Design mipse, start of the top module:
module mipse(
input clk, rst_n,
input [32-1:0] instr,
input [32-1:0] readdata,
output reg [32-1:0] pc, 
output [32-1:0] aluresult,
output [32-1:0] writedata,
output memwrite);
wire [32-1:0] srca, srcb, result;
wire [6-1:0] opcode;
wire [5-1:0] shamt;
wire [6-1:0] func;
wire [5-1:0] rs, rd, rt, writereg;
wire [6-1:0] com;
wire [32-1:0] signimm;
wire [32-1:0] unsignimm;
wire [32-1:0] pcplus4;
wire regwrite;
wire sw_op, beq_op, bne_op, addi_op, lw_op, j_op, jal_op, jr_op, alu_op;
wire ori_op, lui_op;
wire slt_op, slti_op, sltiu_op;
wire zero;
wire addiu_op, sltu_op, bltz_op, bgez_op, blez_op, sll_op, movz_op, movz_en;
assign {opcode, rs, rt, rd, shamt, func} = instr;
assign signimm = {{16{instr[15]}},instr[15:0]};
assign unsignimm = {16'b0,instr[15:0]};
assign sw_op = (opcode == 6'b101011);
assign lw_op = (opcode == 6'b100011);
assign alu_op = (opcode == 6'b000000) & (func[5:3] == 3'b100);
assign addi_op = (opcode == 6'b001000);
assign addiu_op = (opcode == 6'b001001);
assign slti_op = (opcode == 6'b001010);
assign sltiu_op = (opcode == 6'b001011);
assign ori_op = (opcode == 6'b001101);
assign lui_op = (opcode == 6'b001111);
assign beq_op = (opcode == 6'b000100);
assign bne_op = (opcode == 6'b000101);
assign j_op = (opcode == 6'b000010);
assign jal_op = (opcode == 6'b000011);
assign jr_op = (opcode == 6'b000000) & (func == 6'b001000);
assign slt_op = (opcode == 6'b000000) & (func == 6'b101010);
assign sltu_op = (opcode == 6'b000000) & (func == 6'b101001);
assign memwrite = sw_op;
assign bltz_op = (opcode == 6'b000001) & (rt == 5'b00000);
assign bgez_op = (opcode == 6'b000001) & (rt == 5'b00001);
assign blez_op = (opcode == 6'b000110);
assign sll_op = (opcode == 6'b000000) & (func == 6'b000000);
assign movz_op = (opcode == 6'b000000) & (func == 6'b010000);
assign srcb = (addi_op | lw_op | sw_op | slti_op) ? signimm : 
				lui_op ? {instr[15:0], 16'b0}:
				(ori_op | addiu_op | sltiu_op) ? unsignimm : 
								writedata;
assign com = (addi_op | addiu_op | lw_op | sw_op) ? 6'b100000: 
			ori_op ? 6'b100101:
			lui_op ? 6'b000001:
			(beq_op | bne_op | slt_op | sltu_op | slti_op | sltiu_op ) ? 6'b100010: func;
assign movz_en = movz_op & (writedata == 0);
assign result = slt_op | sltu_op | slti_op | sltiu_op ? {31'b0,aluresult[31]} :
		movz_en ?  srca:
		sll_op ? (writedata << shamt) :
		jal_op ? pcplus4:
		lw_op  ? readdata :
		aluresult;
  ...
For scale: ~1100 flip-flops, ~160 I/O pins, about 61000 sq um of cells after synthesis.
clock: 5.54 ns
lec_check: 0
cap_margin: 20
core_margin: 2
core_utilization: 57
cts_cluster_size: 54
hold_slack_margin: 0.29
place_density_lb_addon: 0.0
setup_slack_margin: 1.57
slew_margin: 20
tns_end_percent: 5
run.sh (not shown) runs the stock make flow with config.mk's settings and CLKGATE_MAP_FILE=.
The starting point reached the layout checks and failed them: negative setup slack.
Next try:
==> flow/config.mk (replaced) <==
export PLATFORM = sky130hd
export DESIGN_NAME = mipse
export DESIGN_NICKNAME = mipse
export VERILOG_FILES = /design/flow/design.v
export SDC_FILE = /design/flow/constraint.sdc
export NUM_CORES = 4
export LEC_CHECK = 0
export ABC_AREA = 1
export CAP_MARGIN = 20
export CORE_MARGIN = 2
export CORE_UTILIZATION = 70
export CTS_CLUSTER_SIZE = 45
export SETUP_SLACK_MARGIN = -0.6
export SLEW_MARGIN = 20
==> flow/constraint.sdc (replaced) <==
create_clock -name core_clock -period 5.96 [get_ports {clk}]
set_input_delay 1.1920 -clock core_clock [delete_from_list [all_inputs] [get_ports {clk}]]
set_output_delay 1.1920 -clock core_clock [all_outputs]
set_load 0.01 [all_outputs]
After rerunning: This time the run did not get past global routing (GRT-0232). Synthesized area rose by about 10%. Synthesized cell count grows by 88%. Die size went down by 11%.
Next try:
==> flow/config.mk (replaced) <==
export PLATFORM = sky130hd
export DESIGN_NAME = mipse
export DESIGN_NICKNAME = mipse
export VERILOG_FILES = /design/flow/design.v
export SDC_FILE = /design/flow/constraint.sdc
export NUM_CORES = 4
export LEC_CHECK = 0
export ABC_AREA = 0
export CAP_MARGIN = 25
export CELL_PAD_IN_SITES_DETAIL_PLACEMENT = 0
export CORE_ASPECT_RATIO = 0.71
export CORE_MARGIN = 2
export CORE_UTILIZATION = 57
export CTS_CLUSTER_DIAMETER = 360
export GPL_ROUTABILITY_DRIVEN = 1
export GPL_TIMING_DRIVEN = 1
export PLACE_DENSITY_LB_ADDON = 0.03
export SETUP_SLACK_MARGIN = -0.42
export SLEW_MARGIN = 35
export TNS_END_PERCENT = 5
==> flow/constraint.sdc (replaced) <==
create_clock -name core_clock -period 5.57 [get_ports {clk}]
set_input_delay 1.1140 -clock core_clock [delete_from_list [all_inputs] [get_ports {clk}]]
set_output_delay 1.1140 -clock core_clock [all_outputs]
set_load 0.01 [all_outputs]
After rerunning:
- The changed run reached the layout checks and failed them: negative setup slack
- die area came out higher by about 12%
- synthesized area came out lower by about 9%
- synthesized cell count came out lower by 47%
Next try:
==> flow/config.mk (replaced) <==
export PLATFORM = sky130hd
export DESIGN_NAME = mipse
export DESIGN_NICKNAME = mipse
export VERILOG_FILES = /design/flow/design.v
export SDC_FILE = /design/flow/constraint.sdc
export NUM_CORES = 4
export LEC_CHECK = 0
export CAP_MARGIN = 20
export CORE_MARGIN = 2
export CORE_UTILIZATION = 70
export CTS_CLUSTER_SIZE = 45
export PLACE_DENSITY = 0.65
export SETUP_SLACK_MARGIN = -0.6
export SLEW_MARGIN = 20
==> flow/constraint.sdc (replaced) <==
create_clock -name core_clock -period 6.1 [get_ports {clk}]
set_input_delay 1.2200 -clock core_clock [delete_from_list [all_inputs] [get_ports {clk}]]
set_output_delay 1.2200 -clock core_clock [all_outputs]
set_load 0.01 [all_outputs]
What happened: Now the flow aborted during clock tree synthesis on DPL-0033; synthesized cell count does not change; die area is lower by 18%; area after synthesis does not change.

---

Starting RTL as in the previous note.
Settings: LEC_CHECK=0, CAP_MARGIN=20, CORE_MARGIN=2, CORE_UTILIZATION=61, CTS_CLUSTER_DIAMETER=356, HOLD_SLACK_MARGIN=0.3, PLACE_DENSITY_LB_ADDON=0.06, SETUP_SLACK_MARGIN=1.59, SLEW_MARGIN=20; clock period 5.54 ns.
The baseline died in 5_1_grt (GRT-0232).
Change:
==> flow/config.mk (replaced) <==
export PLATFORM = sky130hd
export DESIGN_NAME = mipse
export DESIGN_NICKNAME = mipse
export VERILOG_FILES = /design/flow/design.v
export SDC_FILE = /design/flow/constraint.sdc
export NUM_CORES = 4
export LEC_CHECK = 0
export ABC_AREA = 1
export CAP_MARGIN = 20
export CORE_MARGIN = 2
export CORE_UTILIZATION = 72
export CTS_CLUSTER_DIAMETER = 242
export CTS_CLUSTER_SIZE = 99
export PLACE_DENSITY = 0.41
export SETUP_SLACK_MARGIN = 2.33
export SLEW_MARGIN = 20
export TNS_END_PERCENT = 10
==> flow/constraint.sdc (replaced) <==
create_clock -name core_clock -period 8.02 [get_ports {clk}]
set_input_delay 1.6040 -clock core_clock [delete_from_list [all_inputs] [get_ports {clk}]]
set_output_delay 1.6040 -clock core_clock [all_outputs]
set_load 0.01 [all_outputs]
What happened: The new run aborted during 5_1_grt, error GRT-0232; synthesized area came out higher by 9.5%; die size came out lower by 7.1%; synthesized cell count came out higher by 88%.
Change:
==> flow/config.mk (replaced) <==
export PLATFORM = sky130hd
export DESIGN_NAME = mipse
export DESIGN_NICKNAME = mipse
export VERILOG_FILES = /design/flow/design.v
export SDC_FILE = /design/flow/constraint.sdc
export NUM_CORES = 4
export LEC_CHECK = 0
export CAP_MARGIN = 20
export CORE_MARGIN = 2
export CORE_UTILIZATION = 68
export CTS_CLUSTER_SIZE = 51
export MAX_ROUTING_LAYER = met4
export SLEW_MARGIN = 20
==> flow/constraint.sdc (replaced) <==
create_clock -name core_clock -period 7.21 [get_ports {clk}]
set_input_delay 1.4420 -clock core_clock [delete_from_list [all_inputs] [get_ports {clk}]]
set_output_delay 1.4420 -clock core_clock [all_outputs]
set_load 0.01 [all_outputs]
=> The changed run aborted during 5_1_grt; synthesized cell count fell by 47%; area after synthesis is lower by 8.7%; die area went down by 3.3%.
Change:
--- a/flow/config.mk
+++ b/flow/config.mk
@@ -8,6 +8,4 @@
 export CAP_MARGIN = 20
 export CORE_MARGIN = 2
-export CORE_UTILIZATION = 68
-export CTS_CLUSTER_SIZE = 51
-export MAX_ROUTING_LAYER = met4
+export CORE_UTILIZATION = 40
 export SLEW_MARGIN = 20
==> flow/constraint.sdc (replaced) <==
create_clock -name core_clock -period 10.0 [get_ports {clk}]
set_input_delay 2.0000 -clock core_clock [delete_from_list [all_inputs] [get_ports {clk}]]
set_output_delay 2.0000 -clock core_clock [all_outputs]
set_load 0.01 [all_outputs]
Result: The changed run passed the timing, design-rule and antenna checks. Die size came out higher by 69%. Synthesized area is unchanged. Synthesized cell count is unchanged.
